Setup of run 1:
// division_float_32
module division_float_32(clock, start, operand1, operand2, result, finish, illegal);
	input clock;  
	input start;  
	input [31:0] operand1, operand2;  
	output reg [31:0] result;  
	output reg finish;  
	output illegal;  
	reg [7:0] exponent;
	reg [23:0] significand1, significand2;
	reg [95:0] temp_operand1, temp_operand2;  
	reg [95:0] sub_result;
	reg [5:0] step;  
	always @(posedge clock) begin  
		if(start) begin
			significand1 = {1'b1, operand1[22:0]};
			significand2 = {1'b1, operand2[22:0]};
			temp_operand1 = {significand1, 24'b0};  
			temp_operand2 = {significand2, 48'b0};  
			finish = 0;
			step = 0;
		end
		if(step == 48) begin  
			sub_result = temp_operand1;  
			exponent = 127 + operand1[30:23] - operand2[30:23];
			if(sub_result[72:48] * 2 > significand2) begin
				sub_result = sub_result + 1;
			end
			if(sub_result[24]) begin
				result[22:0] = sub_result[23:1];
			end else begin
				exponent = exponent - 1;
				result[22:0] = sub_result[22:0];
			end
			if((127 + operand1[30:23]) < operand2[30:23]) begin
				exponent = 0;
			end
			result[31] = operand1[31] ^ operand2[31];
			result[30:23] = exponent;
			if(operand1 == 0) result = 0;
			finish = 1;
		end else begin  
			temp_operand1 = temp_operand1 << 1;  
			if (temp_operand1 >= temp_operand2) temp_operand1 = temp_operand1 - temp_operand2 + 1;
			step = step + 1;  
		end
	end
	assign illegal = (operand2 == 0) ? 1 : 0;  
endmodule
Size: about 250 flip-flops, ~100 I/O pins, about 21,000 sq um of cells after synthesis.
export LEC_CHECK = 0
export CAP_MARGIN = 20
export CORE_ASPECT_RATIO = 0.71
export CORE_MARGIN = 2
export CORE_UTILIZATION = 58
export CTS_CLUSTER_SIZE = 37
export HOLD_SLACK_MARGIN = 0.29
export PLACE_DENSITY_LB_ADDON = 0.03
export SETUP_SLACK_MARGIN = 0.86
export SLEW_MARGIN = 20
export TNS_END_PERCENT = 15
create_clock -name core_clock -period 2.94 [get_ports {clock}]
run.sh (not shown) runs the stock make flow with config.mk's settings and CLKGATE_MAP_FILE=.
Run status, run 1: aborted in global routing, error GRT-0232
The following lists how run 2 was set up differently from run 1:
- removing CTS_CLUSTER_SIZE (formerly 37)
- removing TNS_END_PERCENT (formerly 15)
- changing CORE_UTILIZATION from 58 to 40
- removing SETUP_SLACK_MARGIN (formerly 0.86)
- removing PLACE_DENSITY_LB_ADDON (formerly 0.03)
- removing CORE_ASPECT_RATIO (formerly 0.71)
- removing HOLD_SLACK_MARGIN (formerly 0.29)
- changing the clock period (ns, I/O delays scaled along) from 2.94 to 5.5
Of run 2 and run 1, only run 1 fails to finish with a clean layout.
Run 1 has higher count of buffers added by post-CTS timing repair for setup than run 2.
Taking run 1 as the reference, in run 2 setup slack after placement moved up, number of instances in the synthesized netlist level, initial cell density of the core moved down.
Post-synthesis instance area came out exactly the same in run 2 and run 1.
Compared with run 1, in run 2 sum of net half-perimeters after detailed placement fell 11,000 microns, cell total in the yosys stat output about even, buffer depth of the longest clock path about even, die size rose about 44%.
For run 3, these inputs were changed with respect to run 2:
- changing CORE_UTILIZATION from 40 to 66
- setting CTS_CLUSTER_SIZE to 62 for the first time
- changing the clock period (ns, I/O delays scaled along) from 5.5 to 4.07
--- outcome ---
- Run 3: it failed during global routing, and the tool reported GRT-0232.
- In the flow results for run 3 and run 2, the height of the die is larger on run 2.
- The number of standard-cell rows in the floorplan in run 3 sits 23% below the value recorded for run 2.
- Compared with run 2, in run 3 half-perimeter wire length of the detailed placement result has increased; number of top-level pins ~0 delta; die area dropped 39%; number of gates resized after CTS +37.
## Diff of input files: run 4 against run 3
- CORE_UTILIZATION changed from 66 to 40
- CTS_CLUSTER_SIZE removed (was 62)
- the clock period (ns, I/O delays scaled along) changed from 4.07 to 5.05
### Flow results
Cmp run 3 and run 4 / minimum setup slack after placement / higher: run 4. From run 3 to run 4 the numbers moved as follows: last weighted congestion value of the routability-driven placer shows a reduction of 5.8%, cell row count shows an increase of 19, die area shows an increase of 63%, instance tally after logic synthesis shows no meaningful change. Run 4: full flow OK, the timing, DRC and antenna checks passed.

* * *

division_float_32 again, from the RTL that the note above started with.
Settings: LEC_CHECK=0, ABC_AREA=1, CAP_MARGIN=30, CELL_PAD_IN_SITES_GLOBAL_PLACEMENT=3, CORE_MARGIN=2, CORE_UTILIZATION=48, CTS_CLUSTER_DIAMETER=202, MAX_ROUTING_LAYER=met4, MIN_ROUTING_LAYER=met2, SETUP_SLACK_MARGIN=1.48, SLEW_MARGIN=20; clock period 5.5 ns.
The first run did not get past global placement without I/O (3_1_place_gp_skip_io).
Rerun with:
==> flow/config.mk (replaced) <==
export PLATFORM = sky130hd
export DESIGN_NAME = division_float_32
export DESIGN_NICKNAME = division_float_32
export VERILOG_FILES = /design/flow/design.v
export SDC_FILE = /design/flow/constraint.sdc
export NUM_CORES = 4
export LEC_CHECK = 0
export CAP_MARGIN = 20
export CORE_MARGIN = 2
export CORE_UTILIZATION = 58
export SETUP_SLACK_MARGIN = 1.13
export SLEW_MARGIN = 20
==> flow/constraint.sdc (replaced) <==
create_clock -name core_clock -period 4.07 [get_ports {clock}]
set_input_delay 0.8140 -clock core_clock [delete_from_list [all_inputs] [get_ports {clock}]]
set_output_delay 0.8140 -clock core_clock [all_outputs]
set_load 0.01 [all_outputs]
What happened: This time the run completed, yet does not pass: negative setup slack; area after synthesis drops by 15%; synthesized cell count drops by 37%; die area drops by 30%.
Rerun with:
--- a/flow/config.mk
+++ b/flow/config.mk
@@ -6,7 +6,8 @@
 export NUM_CORES = 4
 export LEC_CHECK = 0
+export ABC_AREA = 1
 export CAP_MARGIN = 20
 export CORE_MARGIN = 2
-export CORE_UTILIZATION = 58
-export SETUP_SLACK_MARGIN = 1.13
+export CORE_UTILIZATION = 68
+export PLACE_DENSITY = 0.38
 export SLEW_MARGIN = 20
==> flow/constraint.sdc (replaced) <==
create_clock -name core_clock -period 4.77 [get_ports {clock}]
set_input_delay 0.9540 -clock core_clock [delete_from_list [all_inputs] [get_ports {clock}]]
set_output_delay 0.9540 -clock core_clock [all_outputs]
set_load 0.01 [all_outputs]
Outcome: The new run ran to the end with no violations. Worst hold slack improved by 0.012 ns. Area after synthesis grows by 18%. Sequential share of layout area rises by 3.0 points. Setup slack improves by 1.6 ns. Routed wire length went down by 15%. Clock-buffer cell count rises by 1. Cell area decreases by 15%. First-iteration DRC count goes down by 26%. Utilization fell by 14 points. Total power goes down by 39%.
Rerun with:
--- a/flow/config.mk
+++ b/flow/config.mk
@@ -6,8 +6,8 @@
 export NUM_CORES = 4
 export LEC_CHECK = 0
-export ABC_AREA = 1
 export CAP_MARGIN = 20
 export CORE_MARGIN = 2
 export CORE_UTILIZATION = 68
-export PLACE_DENSITY = 0.38
+export CTS_CLUSTER_SIZE = 62
+export SETUP_SLACK_MARGIN = 0.76
 export SLEW_MARGIN = 20
==> flow/constraint.sdc (replaced) <==
create_clock -name core_clock -period 4.98 [get_ports {clock}]
set_input_delay 0.9960 -clock core_clock [delete_from_list [all_inputs] [get_ports {clock}]]
set_output_delay 0.9960 -clock core_clock [all_outputs]
set_load 0.01 [all_outputs]
=>
- clock-buffer cell count is unchanged
- power goes up by 1.6%
- wire length goes down by 16%
Rerun with:
--- a/flow/config.mk
+++ b/flow/config.mk
@@ -6,8 +6,9 @@
 export NUM_CORES = 4
 export LEC_CHECK = 0
+export ABC_AREA = 1
 export CAP_MARGIN = 20
 export CORE_MARGIN = 2
-export CORE_UTILIZATION = 68
-export CTS_CLUSTER_SIZE = 62
-export SETUP_SLACK_MARGIN = 0.76
+export CORE_UTILIZATION = 40
+export CTS_CLUSTER_DIAMETER = 202
+export SETUP_SLACK_MARGIN = 1.48
 export SLEW_MARGIN = 20
==> flow/constraint.sdc (replaced) <==
create_clock -name core_clock -period 5.5 [get_ports {clock}]
set_input_delay 1.1000 -clock core_clock [delete_from_list [all_inputs] [get_ports {clock}]]
set_output_delay 1.1000 -clock core_clock [all_outputs]
set_load 0.01 [all_outputs]
What happened: Wire length grows by 28%. Hold slack hardly moves. Critical path depth goes up by 5. Flip-flop count is unchanged.
Rerun with:
--- a/flow/config.mk
+++ b/flow/config.mk
@@ -7,8 +7,9 @@
 export LEC_CHECK = 0
 export ABC_AREA = 1
-export CAP_MARGIN = 20
+export CAP_MARGIN = 0
 export CORE_MARGIN = 2
-export CORE_UTILIZATION = 40
-export CTS_CLUSTER_DIAMETER = 202
-export SETUP_SLACK_MARGIN = 1.48
+export CORE_UTILIZATION = 72
+export CTS_CLUSTER_DIAMETER = 400
+export CTS_CLUSTER_SIZE = 10
+export PLACE_DENSITY_LB_ADDON = 0.09
 export SLEW_MARGIN = 20
==> flow/constraint.sdc (replaced) <==
create_clock -name core_clock -period 4.77 [get_ports {clock}]
set_input_delay 0.9540 -clock core_clock [delete_from_list [all_inputs] [get_ports {clock}]]
set_output_delay 0.9540 -clock core_clock [all_outputs]
set_load 0.01 [all_outputs]
After rerunning: Utilization climbs by 33 points. Wire length drops by 4.2%. Global-route usage climbs by 21 points. Hold slack improves by 0.0055 ns. Design area drops by 6.5%. Synthesized cell count does not change. Via count climbs by 9.4%. Clock-buffer cell count drops by 14. Power climbs by 7.3%. Sequential power climbs by 16%. Clock power drops by about 8%.

* * *

== run a ==
division_float_32 again, from the RTL that the note above started with.
clock: 4.85 ns
lec_check: 0
abc_area: 0
cap_margin: 20
cell_pad_in_sites_detail_placement: 0
core_aspect_ratio: 0.89
core_margin: 2
core_utilization: 70
max_routing_layer: met5
setup_slack_margin: 0.61
slew_margin: 20
tns_end_percent: 50
--- input diff run a..run b ---
- removing TNS_END_PERCENT (formerly 50)
- removing CELL_PAD_IN_SITES_DETAIL_PLACEMENT (formerly 0)
- removing CORE_ASPECT_RATIO (formerly 0.89)
- removing SETUP_SLACK_MARGIN (formerly 0.61)
- setting PLACE_DENSITY to 0.41 for the first time
- removing ABC_AREA (formerly 0)
- removing MAX_ROUTING_LAYER (formerly met5)
- changing CORE_UTILIZATION from 70 to 68
- changing the clock period (ns, I/O delays scaled along) from 4.85 to 5.8
--- outcome ---
Between run b and run a, it is run b whose sum of met2 wire segment lengths after detailed routing is lower, by about 26%. Compared run b vs run a, and fraction of area in multi-input gates is up in run b. Non-clock buffer count: run b vs run a down about 70%. Re count of cell types in the netlist: no difference whatsoever between run b and run a. | setup slack | run b vs run a | 0.62 ns higher |. Sort run b and run a by cell depth of the worst flop-to-flop path, descending, and run b comes first. Run b gives less design area than run a did. Run b against run a; first-pass GRT wire length is down by more than 10%. Cmp run b and run a / depth of the critical timing path with buffers and inverters included / higher: run b.
No activity file was given, so power comes from the tool's default toggle rates.
